## TOP_VIEW
module TOP_VIEW#(parameter alu_width =16)
(
  input wire [alu_width-1:0]    A,B,
  input wire                    clk,rst,
  input wire [3:0]              alu_fun,
  output wire                   arith_flag,carry_out,logic_flag,comp_flag,shift_flag,
  output wire [alu_width-1:0]   arith_out,logic_out,comp_out,shift_out
  );
wire                  comp_enable ;
wire                  shift_enable ;
wire                  logic_enable ;
wire                  arith_enable ;
  DECODER_UNIT U_decoder(
  .alu_fun(alu_fun[3:2]),
  .arith_enable(arith_enable),
  .logic_enable(logic_enable),
  .shift_enable(shift_enable),
  .comp_enable(comp_enable)
  );
  ARITHMATIC_UNIT U_arithmatic(
  .A(A),
  .arith_enable(arith_enable),
  .B(B),
  .clk(clk),
  .rst(rst),
  .alu_fun(alu_fun[1:0]),
  .arith_out(arith_out),
  .arith_flag(arith_flag),
  .carry_out(carry_out)
  );
   LOGIC_UNIT U_logic(
  .A(A),
  .logic_enable(logic_enable),
  .B(B),
  .clk(clk),
  .rst(rst),
  .alu_fun(alu_fun[1:0]),
  .logic_out(logic_out),
  .logic_flag(logic_flag)
   );
   comparsion_unit U_comp (
  .A(A),
  .comp_enable(comp_enable),
  .B(B),
  .clk(clk),
  .rst(rst),
  .alu_fun(alu_fun[1:0]),
  .comp_out(comp_out),
  .comp_flag(comp_flag)
  );
  shift_unit U_shift(
  .A(A),
  .shift_enable(shift_enable),
  .B(B),
  .clk(clk),
  .rst(rst),
  .alu_fun(alu_fun[1:0]),
  .shift_out(shift_out),
  .shift_flag(shift_flag)
  );
endmodule
export LEC_CHECK = 0
export CAP_MARGIN = 25
export CORE_MARGIN = 10
export CORE_UTILIZATION = 40
export CTS_CLUSTER_DIAMETER = 240
export GPL_ROUTABILITY_DRIVEN = 1
export GPL_TIMING_DRIVEN = 0
export HOLD_SLACK_MARGIN = 0.23
export MAX_ROUTING_LAYER = met4
export MIN_ROUTING_LAYER = met2
export PLACE_DENSITY_LB_ADDON = 0.23
export SETUP_SLACK_MARGIN = 4.03
export SLEW_MARGIN = 25
export TNS_END_PERCENT = 35
create_clock -name core_clock -period 22.0 [get_ports {clk}]
run.sh (not shown) runs the stock make flow with config.mk's settings and CLKGATE_MAP_FILE=.
The starting point finished with setup timing left.
Edit:
Settings changed: CAP_MARGIN 25 to 20, CORE_MARGIN 10 to 2, CTS_CLUSTER_DIAMETER 240 to unset, GPL_ROUTABILITY_DRIVEN 1 to unset, GPL_TIMING_DRIVEN 0 to unset, HOLD_SLACK_MARGIN 0.23 to unset, MAX_ROUTING_LAYER met4 to unset, MIN_ROUTING_LAYER met2 to unset, PLACE_DENSITY_LB_ADDON 0.23 to unset, SETUP_SLACK_MARGIN 4.03 to unset, SLEW_MARGIN 25 to 20, TNS_END_PERCENT 35 to unset.
Clock period 22.0 ns to 36.0 ns, I/O delays scaled along.
Outcome: This time the run finished with timing, DRC and antenna clean. Sequential share of layout area rose by 1.0 points. Wire length fell by 24%. Via count goes down by 33%. Cell count drops by 6.8%. Non-clock buffer count falls by 187. Global-route usage came out lower by 21 points. Final area decreases by 14%. Setup slack improves by 10 ns. Clock-buffer cell count fell by 1. Clock power is lower by 48%. Critical path depth shrinks by 4.
Edit:
Settings changed: CORE_ASPECT_RATIO set to 0.5, CORE_UTILIZATION 40 to 59, CTS_CLUSTER_DIAMETER set to 144, CTS_CLUSTER_SIZE set to 100, MAX_ROUTING_LAYER set to met4, TNS_END_PERCENT set to 10.
Result: Setup slack is worse by 0.26 ns. First-iteration DRC count rises by 38%. Critical path depth rises by 7. Cell area falls by about 0.7%. Hold slack is worse by 0.013 ns. Utilization rises by 23 points. Maximum frequency falls by about 0.8%. Final cell count falls by 6.1%. Routed wire length rises by 1.8%. Flip-flop count stays the same. Clock-buffer cell count rises by 1.


Starting RTL as in the previous note.
==> flow/design.v (excerpt) <==
module TOP_VIEW#(parameter alu_width =16)
(
  input wire [alu_width-1:0]    A,B,
  input wire                    clk,rst,
  input wire [3:0]              alu_fun,
  output wire                   arith_flag,carry_out,logic_flag,comp_flag,shift_flag,
  output wire [alu_width-1:0]   arith_out,logic_out,comp_out,shift_out
  );
clock: 18.0 ns
lec_check: 0
cap_margin: 20
core_margin: 2
core_utilization: 57
setup_slack_margin: 4.61
slew_margin: 20
The baseline completed and failed the layout checks on setup timing.
Then changed:
Settings changed: CORE_UTILIZATION 57 to 34, SETUP_SLACK_MARGIN 4.61 to unset.
Clock period 18.0 ns to 41.6 ns, I/O delays scaled along.
- This time the run went through all stages and came out clean
- synthesized area does not change
- routed wire length falls by a quarter to a third
- first-iteration DRC count fell by well over a third
- via count drops by a quarter to a third
- worst setup slack is better by 15 ns
- die area went up by well over a third
- cell area shrinks by a quarter to a third
- global-route usage fell by 24 points
- total power shrinks by well over a third
- utilization decreases by 49 points
- sequential share of layout area rose by 1.9 points
Then changed:
Settings changed: ABC_AREA set to 1, CORE_UTILIZATION 34 to 68, PLACE_DENSITY set to 0.65, TNS_END_PERCENT set to 5.
Clock period 41.6 ns to 29.9 ns, I/O delays scaled along.
Outcome: This time the run finished with setup timing left; wire length increases by about 13%; cell count is higher by 9.7%; via count climbs by about 24%; die area goes down by 49%; first-iteration DRC count climbs by 98%; total power rose by 47%; combinational power goes up by about 45%; utilization grows by 50 points; design area grows by 14%.
Then changed:
Settings changed: ABC_AREA 1 to unset, CORE_UTILIZATION 68 to 70, CTS_CLUSTER_DIAMETER set to 52, PLACE_DENSITY 0.65 to unset.
Clock period 29.9 ns to 35.0 ns, I/O delays scaled along.
The new run ran to the end with no violations.
Non-clock buffer count shrinks by 110.
Clock power shrinks by about 33%.
Synthesized area grows by about 0.33%.
Then changed:
Settings changed: CORE_UTILIZATION 70 to 56, CTS_CLUSTER_DIAMETER 52 to unset, SETUP_SLACK_MARGIN set to -1.7, TNS_END_PERCENT 5 to unset.
Clock period 35.0 ns to 23.4 ns, I/O delays scaled along.
Effect: The changed run finished but fails on setup timing. Final area increases by about 30%. Die size increases by 24%. Sequential share of layout area decreases by 1.6 points. Utilization increases by 1.9 points. Critical path depth increases by 5. Synthesized cell count is unchanged.
Then changed:
Settings changed: CORE_UTILIZATION 56 to 58, CTS_CLUSTER_DIAMETER set to 40, SETUP_SLACK_MARGIN -1.7 to 4.58.
Effect: The new run reached the layout checks and failed them: setup timing; core utilization grows by 2.6 points; via count is lower by 0.99%; final cell count is lower by 1.2%; setup slack improves by 0.12 ns; design area shrinks by 0.53%; power went down by 1.7%; sequential power stays flat.
Power and IR drop assume default switching activity.
